==> run D: inputs <==
==> flow/design.v (excerpt) <==
module top #(
    parameter D_WIDTH = 16,
    parameter Q_BITS  = 13
)(
  input logic [D_WIDTH - 1 : 0] angle_in,
  input logic signed [D_WIDTH - 1 : 0] currA_in,
  input logic signed [D_WIDTH - 1 : 0] currB_in,
  input logic signed [D_WIDTH - 1 : 0] currC_in,
  input logic signed [D_WIDTH - 1 : 0] currT_in,
  input logic        [D_WIDTH - 1 : 0] periodTop,
  output logic pwmA_out,
  output logic pwmB_out,
  output logic pwmC_out,
  input logic signed [D_WIDTH - 1 : 0]  kpd, kpq,
  input logic signed [D_WIDTH - 1 : 0]  kid, kiq,
  input logic clear_pid,
  input  logic clk,
  input  logic rstb,
  input  logic valid,
  output logic ready
);
clock: 12.3 ns
lec_check: 0
abc_area: 1
cap_margin: 20
cell_pad_in_sites_detail_placement: 0
core_aspect_ratio: 1.04
core_margin: 2
core_utilization: 58
max_routing_layer: met5
min_routing_layer: met1
place_density_lb_addon: 0.04
slew_margin: 20
run.sh (not shown) runs the stock make flow with config.mk's settings and CLKGATE_MAP_FILE=.
==> run F: changes against run D <==
ABC_AREA = unset   (was 1)
CELL_PAD_IN_SITES_DETAIL_PLACEMENT = unset   (was 0)
CORE_ASPECT_RATIO = unset   (was 1.04)
CORE_UTILIZATION = 68   (was 58)
MAX_ROUTING_LAYER = unset   (was met5)
MIN_ROUTING_LAYER = unset   (was met1)
PLACE_DENSITY = 0.6   (was unset)
PLACE_DENSITY_LB_ADDON = unset   (was 0.04)
==> flow/constraint.sdc (replaced) <==
create_clock -name core_clock -period 7.11 [get_ports {clk}]
set_input_delay 1.4220 -clock core_clock [delete_from_list [all_inputs] [get_ports {clk}]]
set_output_delay 1.4220 -clock core_clock [all_outputs]
set_load 0.01 [all_outputs]
==> comparison <==
- Run D ran to the end with no violations. Run F finished but fails on negative setup slack.
- Of run F and run D, run F has the higher critical path depth (gap 3).
- In sequential cell count, run F and run D do not differ.
- The combinational power of run D is 6.4 times that of run F.
- Setup slack: run D is higher than run F (4.4 ns).
- Against run D, the total power of run F is lower by 1.2%.
- Between run F and run D, the lower synthesized cell count is in run F (gap about 22%, measured against run D).
- Against run F, the hold slack of run D is better by 0.0057 ns.
- Clock skew: run F is lower than run D (0.016 ns).

* * *

==> inputs of onyx <==
Starting RTL as in the previous note.
// top
module top #(
    parameter D_WIDTH = 16,
    parameter Q_BITS  = 13
)(
  input logic [D_WIDTH - 1 : 0] angle_in,
  input logic signed [D_WIDTH - 1 : 0] currA_in,
  input logic signed [D_WIDTH - 1 : 0] currB_in,
  input logic signed [D_WIDTH - 1 : 0] currC_in,
  input logic signed [D_WIDTH - 1 : 0] currT_in,
  input logic        [D_WIDTH - 1 : 0] periodTop,
  output logic pwmA_out,
  output logic pwmB_out,
  output logic pwmC_out,
  input logic signed [D_WIDTH - 1 : 0]  kpd, kpq,
  input logic signed [D_WIDTH - 1 : 0]  kid, kiq,
  input logic clear_pid,
  input  logic clk,
  input  logic rstb,
  input  logic valid,
  output logic ready
);
  reg [         15 : 0] angle_r;
  reg [D_WIDTH - 1 : 0] currA_r;
  reg [D_WIDTH - 1 : 0] currB_r;
  reg [D_WIDTH - 1 : 0] currC_r;
  reg [D_WIDTH - 1 : 0] currT_r;
  reg [         15 : 0] periodTop_r;
  reg [4:0]             state;
  reg  [D_WIDTH - 1 : 0] a_in_matmul;
  reg  [D_WIDTH - 1 : 0] b_in_matmul;
  reg  [1:0]             op_in_matmul;
  wire [D_WIDTH - 1 : 0] a_out_matmul;
  wire [D_WIDTH - 1 : 0] b_out_matmul;
  reg [D_WIDTH - 1 : 0] c_out_calc;
  reg [D_WIDTH - 1 : 0] park_d_r, park_q_r;
  reg [D_WIDTH - 1 : 0] va_r, vb_r;
  wire    cordic_out_valid;
  wire    matmul_out_valid;
  wire    pid_d_out_valid;
  wire    pid_q_out_valid;
  wire    svm_out_valid;
  reg     cordic_done;
  reg     clarke_done;
  reg     pid_d_done;
  reg     pid_q_done;
  wire    [         15 : 0] sin, cos;
  wire    [D_WIDTH - 1 : 0] pid_d_out, pid_q_out;
  reg     start_cordic;
  ...
export LEC_CHECK = 0
export CAP_MARGIN = 20
export CELL_PAD_IN_SITES_DETAIL_PLACEMENT = 1
export CELL_PAD_IN_SITES_GLOBAL_PLACEMENT = 1
export CORE_ASPECT_RATIO = 1.83
export CORE_MARGIN = 2
export CORE_UTILIZATION = 38
export CTS_CLUSTER_DIAMETER = 56
export GPL_ROUTABILITY_DRIVEN = 1
export GPL_TIMING_DRIVEN = 1
export MAX_ROUTING_LAYER = met4
export PLACE_DENSITY = 0.6
export SETUP_SLACK_MARGIN = 0.8
export SLEW_MARGIN = 0
export TNS_END_PERCENT = 85
create_clock -name core_clock -period 6.52 [get_ports {clk}]
==> inputs of ember, as changes to onyx <==
==> flow/config.mk (replaced) <==
export PLATFORM = sky130hd
export DESIGN_NAME = top
export DESIGN_NICKNAME = top
export VERILOG_FILES = /design/flow/design.v
export SDC_FILE = /design/flow/constraint.sdc
export NUM_CORES = 4
export LEC_CHECK = 0
export ABC_AREA = 0
export CAP_MARGIN = 20
export CELL_PAD_IN_SITES_GLOBAL_PLACEMENT = 1
export CORE_ASPECT_RATIO = 0.66
export CORE_MARGIN = 2
export CORE_UTILIZATION = 40
export GPL_ROUTABILITY_DRIVEN = 0
export GPL_TIMING_DRIVEN = 0
export HOLD_SLACK_MARGIN = 0.04
export MAX_ROUTING_LAYER = met4
export PLACE_DENSITY_LB_ADDON = 0.08
export SLEW_MARGIN = 20
export TNS_END_PERCENT = 10
==> flow/constraint.sdc (replaced) <==
create_clock -name core_clock -period 10.0 [get_ports {clk}]
set_input_delay 2.0000 -clock core_clock [delete_from_list [all_inputs] [get_ports {clk}]]
set_output_delay 2.0000 -clock core_clock [all_outputs]
set_load 0.01 [all_outputs]
==> inputs of maple, as changes to onyx <==
==> flow/config.mk (replaced) <==
export PLATFORM = sky130hd
export DESIGN_NAME = top
export DESIGN_NICKNAME = top
export VERILOG_FILES = /design/flow/design.v
export SDC_FILE = /design/flow/constraint.sdc
export NUM_CORES = 4
export LEC_CHECK = 0
export ABC_AREA = 1
export CAP_MARGIN = 20
export CELL_PAD_IN_SITES_DETAIL_PLACEMENT = 0
export CORE_MARGIN = 2
export CORE_UTILIZATION = 34
export GPL_TIMING_DRIVEN = 0
export MIN_ROUTING_LAYER = met1
export PLACE_DENSITY_LB_ADDON = 0.09
export SLEW_MARGIN = 20
==> flow/constraint.sdc (replaced) <==
create_clock -name core_clock -period 8.31 [get_ports {clk}]
set_input_delay 1.6620 -clock core_clock [delete_from_list [all_inputs] [get_ports {clk}]]
set_output_delay 1.6620 -clock core_clock [all_outputs]
set_load 0.01 [all_outputs]
==> datasheet_impl.txt <==
Physical design parameters

Parameter                              Value

Run status
  Outcome    finished clean

Floorplanning
  Vertical extent of the die    between 500 and 600 microns

Logic synthesis
  Syn Nets    roughly 15k

Global routing
  Global-route usage over all layers    23.8%

Drt
  Per-cell via count in the routed design    4.96
  DRT Pass-1 Iters    6

Clocking
  Post-CTS clock slew at the launch and capture registers of the worst setup and hold paths    0.06 ns

Layout
  Invs w/o clock    approximately 2.7k

Timing
  Minimum period implied by the final worst setup slack    around 8.0 ns

Power
  Switching power    7.01 mW
the above is filed under maple

==> datasheet_impl.txt <==
Physical design parameters

Parameter                              Value

Timing
  Minimum period implied by the final worst setup slack    between 7 and 8 ns
  Count of endpoints failing setup in the final report    slightly below 90
  Worst Setup Slack, final    -0.631 ns

Floorplanning
  Vertical extent of the die    between 600 and 700 microns

Logic synthesis
  Syn Nets    ~13k
  Area fraction in mux cells    2.74%

Clocking
  Post-CTS clock slew at the launch and capture registers of the worst setup and hold paths    0.07 ns
  Number of buffers added for setup after CTS    approximately 130
  CTS max path bufs    3
  Post-cts repair resize count    505

Layout
  Clock-cell share    under 10%
  Invs w/o clock    1,729

Power
  Switching power    between 3 and 4 mW
  Sequential fraction of design power    a little over two fifths
  Part of the power in the clock network    49.8%

Run status
  Outcome    complete, but fails checks
  Layout check failures    setup timing

Drt
  DRT Pass-1 Iters    7
  Per-cell via count in the routed design    ~5.3

Global routing
  Global-route usage over all layers    around a quarter
the above is filed under onyx

==> datasheet_impl.txt <==
Physical design parameters

Parameter                              Value

Logic synthesis
  Syn Nets    12.5k

Layout
  Invs w/o clock    ~1.7k

Run
  Number of maximum-capacitance constraint violations    0

Floorplanning
  Vertical extent of the die    between 300 and 400 microns

Power
  Switching power    1.93 mW
  Leakage power total    around 50 nW
  Top pwr grp    the clock network
  Sequential cell power    ~3.4 mW

Clocking
  Post-CTS clock slew at the launch and capture registers of the worst setup and hold paths    approximately 0.060 ns

Drt
  Per-cell via count in the routed design    approximately 5.3
  DRT Pass-1 Iters    9

Timing
  Minimum period implied by the final worst setup slack    between 9 and 10 ns

Run status
  Outcome    finished clean
the above is filed under ember


* * *

==> v16 <==
Starting RTL as in the previous note.
Settings: LEC_CHECK=0, ABC_AREA=1, CAP_MARGIN=20, CORE_MARGIN=2, CORE_UTILIZATION=72, CTS_CLUSTER_DIAMETER=373, CTS_CLUSTER_SIZE=10, PLACE_DENSITY=0.6, SETUP_SLACK_MARGIN=0.37, SLEW_MARGIN=20; clock period 3.58 ns.
==> v33 (differences from v16) <==
Settings changed: ABC_AREA 1 to not set, CAP_MARGIN 20 to 5, CORE_ASPECT_RATIO set to 0.94, CTS_CLUSTER_DIAMETER 373 to 64, CTS_CLUSTER_SIZE 10 to 81, HOLD_SLACK_MARGIN set to 0.05, PLACE_DENSITY 0.6 to 0.36, SETUP_SLACK_MARGIN 0.37 to 1.65.
==> flow/constraint.sdc (replaced) <==
create_clock -name core_clock -period 6.51 [get_ports {clk}]
set_input_delay 1.3020 -clock core_clock [delete_from_list [all_inputs] [get_ports {clk}]]
set_output_delay 1.3020 -clock core_clock [all_outputs]
set_load 0.01 [all_outputs]
==> results.py <==
# Generated from Yosys and OpenROAD reports
metrics = {
    "logic_synthesis": {
        "ys_sh_adder_pct": 34.6,
        "synthSimpleGateAreaFrac_pct": 19.8,
        "syn-cell-area_um2": 101000,
    },
    "outcome": {
        "status": "stopped before the end",
        "firstError": "[ERROR GRT-0116] Global routing finished with congestion. Check the congestion regions in the DRC Viewer.",
        "failing_step": "5_1_grt",
    },
    "placed_design": {
        "post_dp_cell_area_um2": 118000,
    },
    "floorplan": {
        "core_util_floorplan_pct": 72.5,
        "die_w_um": 379,
    },
    "clocking": {
        "post_cts_buffers": 216,
    },
}
[end of results for v16]
==> results.py <==
# Flow results
metrics = {
    "outcome": {
        "violations": "negative setup slack",
        "status": "failed layout checks",
    },
    "logic_synthesis": {
        "ys_sh_adder_pct": 37.0,
        "syn-cell-area_um2": 94600,
        "synthSimpleGateAreaFrac_pct": 13.9,
    },
    "timing": {
        "setup_viol": 64,
        "period_minus_slack_ns": 7.13,
        "setup_ws_ns": -0.625,
    },
    "floorplan": {
        "die_w_um": 378,
        "core_util_floorplan_pct": 72.7,
    },
    "layout": {
        "buf_share_pct": 7.69,
    },
}
[end of results for v33]
Power figures rest on the tool's default switching activity, not on a simulated workload.
